== run 1 ==
==> flow/design.v (excerpt) <==
module top (
	input sysclk,     
	input rst,        
	input button_in,
	input [15:0] student_id,
	output[3:0] D5_out,	
	output[3:0] D4_out,	
	output[3:0] D3_out,	
	output[3:0] D2_out,	
	output[3:0] D1_out		
);
wire tick500;
wire tick5s;
wire [15:0] curtime;
wire [15:0] curhash;
wire disp;
rtcClkDivider clkd(
	.sys_clk(sysclk),    
	.rst(rst),
	.tick_500Hz(tick500), 
	.tick_5s(tick5s)
	);
timekeeper timekep(
	.clk(sysclk),    
	.rst(rst),
	.en(tick5s),
	.cur_time(curtime)	
	);
hasher hs(
	.clk(sysclk),  
	.rst(rst),
	.en(tick5s),
	.cur_time(curtime),
	.student_id(student_id),
	.cur_hash(curhash)	
	);
buttonFsm button(
	.clk(sysclk),
	.rst(rst),
	.en(tick500),
	.button(button_in),    
	.stateful_button(disp)
	);
b16toBCD display(
	.to_display(curhash),
	.enable(disp),
	.D5(D5_out),	
	.D4(D4_out),
	.D3(D3_out),
	.D2(D2_out),
	.D1(D1_out)
	);
endmodule
For scale: roughly 3500 cells after synthesis, ~180 flip-flops, roughly 39 I/O pins, roughly 0.023 mm² of cells after synthesis.
clock: 31.2 ns
lec_check: 0
abc_area: 1
cap_margin: 30
cell_pad_in_sites_detail_placement: 2
cell_pad_in_sites_global_placement: 1
core_aspect_ratio: 0.95
core_margin: 2
core_utilization: 22
cts_cluster_size: 70
place_density_lb_addon: 0.15
slew_margin: 20
tns_end_percent: 100
run.sh (not shown) runs the stock make flow with config.mk's settings and CLKGATE_MAP_FILE=.
Run 1 completed; timing, DRC and antenna clean
--- input diff run 1..run 2 ---
Settings: PLACE_DENSITY now 0.41, previously not set; SETUP_SLACK_MARGIN now -1.82, previously not set; MIN_ROUTING_LAYER now met2, previously not set; PLACE_DENSITY_LB_ADDON no longer set, was 0.15; CELL_PAD_IN_SITES_DETAIL_PLACEMENT now 1, was 2; SLEW_MARGIN now 40, was 20; CTS_CLUSTER_SIZE now 77, was 70; CTS_CLUSTER_DIAMETER now 167, previously not set; MAX_ROUTING_LAYER now met4, previously not set; CAP_MARGIN now 35, was 30; ABC_AREA now 0, was 1; CORE_ASPECT_RATIO now 0.64, was 0.95.
==> results <==
Looking at the reports, run 2 completed the entire flow and the layout it produced met the timing, design-rule and antenna checks. Delta (run 2 minus run 1): end-of-flow core utilization went up; maximum vdd drop went down; total power went down; die outline width went up.
> inputs changed (run 2 -> run 3)
Settings: changing SLEW_MARGIN from 40 to 20; removing PLACE_DENSITY (formerly 0.41); removing MAX_ROUTING_LAYER (formerly met4); removing CELL_PAD_IN_SITES_DETAIL_PLACEMENT (formerly 1); removing CTS_CLUSTER_SIZE (formerly 77); removing MIN_ROUTING_LAYER (formerly met2); removing SETUP_SLACK_MARGIN (formerly -1.82); removing CELL_PAD_IN_SITES_GLOBAL_PLACEMENT (formerly 1); changing CAP_MARGIN from 35 to 20; removing CORE_ASPECT_RATIO (formerly 0.64); changing CORE_UTILIZATION from 22 to 40; removing ABC_AREA (formerly 0); removing CTS_CLUSTER_DIAMETER (formerly 167); removing TNS_END_PERCENT (formerly 100); changing the clock period (ns, I/O delays scaled along) from 31.2 to 25.0.
Results
Compared with run 2, run 3 shows a lower final routed wirelength across all metal layers.
Run 3 vs run 2: clock-pin transition on the worst setup and hold timing paths down in run 3
Run 2 → run 3: number of fill cells went down about 54%, non-clock buffer count saw a decrease.
The lower combined area of the multi-input logic cells came out of run 3.
[compare] base=run 2 new=run 3: insertion delay to the later sink of the worst-skew pair -0.06 ns; power +about 11%; final core area utilization +19 points.
Inputs modified between run 3 and run 4:
Settings: SETUP_SLACK_MARGIN newly set to 5.0; CORE_MARGIN changed from 2 to 10; GPL_ROUTABILITY_DRIVEN newly set to 1; GPL_TIMING_DRIVEN newly set to 0; ABC_AREA newly set to 1.
==> comparison <==
- Of run 4 and run 3, run 4 shows the higher number of instances in the synthesized netlist, with run 3 below it.
- On minimum hold slack, run 4 and run 3 are neck and neck.
- Diff run 3 -> run 4 | routed wire length | decrease of 2.7 mm
- Per the comparison of run 4 with run 3, combinational fraction of the cell area shows a reduction of 6.6 points; core utilization shows an increase of 0.59 points.
- Critical path's largest stage delay is lower on run 4

Starting RTL as in the previous note.
==> flow/config.mk <==
export PLATFORM = sky130hd
export DESIGN_NAME = top
export DESIGN_NICKNAME = top
export VERILOG_FILES = /design/flow/design.v
export SDC_FILE = /design/flow/constraint.sdc
export NUM_CORES = 4
export LEC_CHECK = 0
export ABC_AREA = 1
export CAP_MARGIN = 30
export CELL_PAD_IN_SITES_DETAIL_PLACEMENT = 1
export CELL_PAD_IN_SITES_GLOBAL_PLACEMENT = 1
export CORE_ASPECT_RATIO = 0.64
export CORE_MARGIN = 2
export CORE_UTILIZATION = 22
export CTS_CLUSTER_DIAMETER = 167
export CTS_CLUSTER_SIZE = 77
export MAX_ROUTING_LAYER = met4
export MIN_ROUTING_LAYER = met2
export PLACE_DENSITY = 0.41
export SETUP_SLACK_MARGIN = -1.82
export SLEW_MARGIN = 40
export TNS_END_PERCENT = 100
==> flow/constraint.sdc <==
create_clock -name core_clock -period 31.2 [get_ports {sysclk}]
set_input_delay 6.2400 -clock core_clock [delete_from_list [all_inputs] [get_ports {sysclk}]]
set_output_delay 6.2400 -clock core_clock [all_outputs]
set_load 0.01 [all_outputs]
The first run ran to the end with no violations.
==> next run, changes <==
Settings changed: CAP_MARGIN 30 to 20, CELL_PAD_IN_SITES_GLOBAL_PLACEMENT 1 to default, CORE_ASPECT_RATIO 0.64 to default, CORE_MARGIN 2 to 6, CORE_UTILIZATION 22 to 40, CTS_CLUSTER_DIAMETER 167 to 358, CTS_CLUSTER_SIZE 77 to default, MIN_ROUTING_LAYER met2 to default, PLACE_DENSITY 0.41 to default, PLACE_DENSITY_LB_ADDON from default to 0.17, SETUP_SLACK_MARGIN -1.82 to default, SLEW_MARGIN 40 to 20, TNS_END_PERCENT 100 to default.
Clock period 31.2 ns to 25.0 ns, I/O delays scaled along.
What happened:
- power came out higher by 13%
- design area came out lower by 3.4%
- non-clock buffer count came out lower by 7
- routed wire length came out lower by 23%
- clock-buffer cell count came out higher by 2
- first-iteration DRC count came out lower by 58%
- via count came out lower by 29%
- die area came out lower by 41%
- synthesized area is unchanged
- final cell count came out lower by 13%
Power figures rest on the tool's default switching activity, not on a simulated workload.
